Setup of the previous run:
Design my_chip, start of the top module:
module my_chip (
    input logic [11:0] io_in,  
    output logic [11:0] io_out,  
    input logic clock,
    input logic reset  
);
    ChipInterface #(.FRE(25000)) chipInterface_inst(
        .clock(clock),
        .confirm(io_in[0]),
        .clear(io_in[1]),
        .algorithm_select_mode(io_in[2]),
        .reset(reset),
        .enter0(io_in[3]), 
        .enter1(io_in[4]),
        .led(io_out[5:0])
    );
    assign io_out[11:6] = 6'b0;
endmodule
export LEC_CHECK = 0
export ABC_AREA = 1
export CAP_MARGIN = 20
export CORE_MARGIN = 2
export CORE_UTILIZATION = 72
export CTS_CLUSTER_DIAMETER = 27
export CTS_CLUSTER_SIZE = 40
export PLACE_DENSITY_LB_ADDON = 0.19
export SETUP_SLACK_MARGIN = 0.8
export SLEW_MARGIN = 0
create_clock -name core_clock -period 3.54 [get_ports {clock}]
run.sh (not shown) runs the stock make flow with config.mk's settings and CLKGATE_MAP_FILE=.
Nothing crashed in the previous run and all stages finished; the problem is that the final layout failed, the offending checks being negative setup slack.
What the current run does differently from the previous run at the input level:
# the previous run
export LEC_CHECK = 0
export ABC_AREA = 1
export CAP_MARGIN = 20
export CORE_MARGIN = 2
export CORE_UTILIZATION = 72
export CTS_CLUSTER_DIAMETER = 27
export CTS_CLUSTER_SIZE = 40
export PLACE_DENSITY_LB_ADDON = 0.19
export SETUP_SLACK_MARGIN = 0.8
export SLEW_MARGIN = 0
create_clock -name core_clock -period 3.54 [get_ports {clock}]
# the current run
export LEC_CHECK = 0
export ABC_AREA = 1
export CAP_MARGIN = 20
export CORE_MARGIN = 2
export CORE_UTILIZATION = 72
export CTS_CLUSTER_DIAMETER = 29
export CTS_CLUSTER_SIZE = 72
export PLACE_DENSITY_LB_ADDON = 0.28
export SETUP_SLACK_MARGIN = 0.8
export SLEW_MARGIN = 0
create_clock -name core_clock -period 3.13 [get_ports {clock}]
- The flow completed for the current run, but it is not clean: the layout still shows negative setup slack.
- Routed wire length on met2 was lower in the run labelled the previous run.
- Looking at the previous run and the current run, the Yosys chip area is a wash.
- Per the comparison of the current run with the previous run, met2 usage +0.52 points; total clock network power now larger; final area increased 0.95%; synthesized cell count did not really move; total area of sequential cells roughly the same.

========
exp/zinc:
Starting RTL as in the previous note.
Settings: LEC_CHECK=0, ABC_AREA=1, CAP_MARGIN=15, CELL_PAD_IN_SITES_DETAIL_PLACEMENT=0, CORE_MARGIN=2, CORE_UTILIZATION=72, CTS_CLUSTER_DIAMETER=398, CTS_CLUSTER_SIZE=72, MAX_ROUTING_LAYER=met4, PLACE_DENSITY=0.37, SETUP_SLACK_MARGIN=-0.1, SLEW_MARGIN=0, TNS_END_PERCENT=100; clock period 2.95 ns.
exp/zinc: complete, dirty (setup timing)
### exp/zinc -> exp/harbor
- SLEW_MARGIN changed from 0 to 20
- PLACE_DENSITY removed (was 0.37)
- CTS_CLUSTER_SIZE removed (was 72)
- SETUP_SLACK_MARGIN removed (was -0.1)
- CTS_CLUSTER_DIAMETER changed from 398 to 399
- CELL_PAD_IN_SITES_DETAIL_PLACEMENT removed (was 0)
- CAP_MARGIN changed from 15 to 20
- TNS_END_PERCENT removed (was 100)
- MAX_ROUTING_LAYER removed (was met4)
- the clock period (ns, I/O delays scaled along) changed from 2.95 to 2.45
## What came out
Of exp/zinc and exp/harbor, none finishes clean. The flow completed for exp/zinc, but it is not clean: the layout still shows setup timing. Net switching power of the design in exp/harbor vs exp/zinc: up about 30%. Achievable clock frequency, exp/zinc and exp/harbor, lower one = exp/harbor. exp/harbor vs. exp/zinc: final area moved up; final worst-path setup slack moved down.
--- input diff exp/harbor..exp/ember ---
- TNS_END_PERCENT: unset -> 5
- SETUP_SLACK_MARGIN: unset -> 0.51
- CTS_CLUSTER_DIAMETER: 399 -> unset
- the clock period (ns, I/O delays scaled along): 2.45 -> 2.59
Notes after the runs:
The combinational power in exp/harbor is 1.09 times that in exp/ember.
Looking at area growth from synthesis to final layout across exp/harbor and exp/ember, the one that comes out lower is exp/ember.
In exp/ember the first-iteration DRC count turned out about 25% lower than in exp/harbor.
exp/harbor and exp/ember: no clean run
[exp/harbor] flow finished | final checks: failed | reasons: setup timing
| exp/ember | all stages done | FAIL | setup timing |
On wire length: between exp/harbor and exp/ember, it ends up lower for exp/ember.
## Diff of input files: exp/indigo against exp/ember
- a deleted SETUP_SLACK_MARGIN that had been 0.51
- a deleted ABC_AREA that had been 1
- a change of CORE_UTILIZATION from 72 to 69
- a deleted TNS_END_PERCENT that had been 5
- a change of the clock period (ns, I/O delays scaled along) from 2.59 to 4.42
## What came out
exp/indigo: done, clean on timing, DRC and antenna. Relative to exp/ember, the share of the clock period used by the worst path of exp/indigo is lower by 49 points. Between exp/ember and exp/indigo, post-CTS resize count decreased. Delta (exp/indigo minus exp/ember): synthesis area per yosys fell about 7%, share of total power in the clock network fell 0.5 points, die outline width fell 1.4%, signed area change from the synthesized netlist to the final layout fell 6.1 points.
Power and IR drop assume default switching activity.
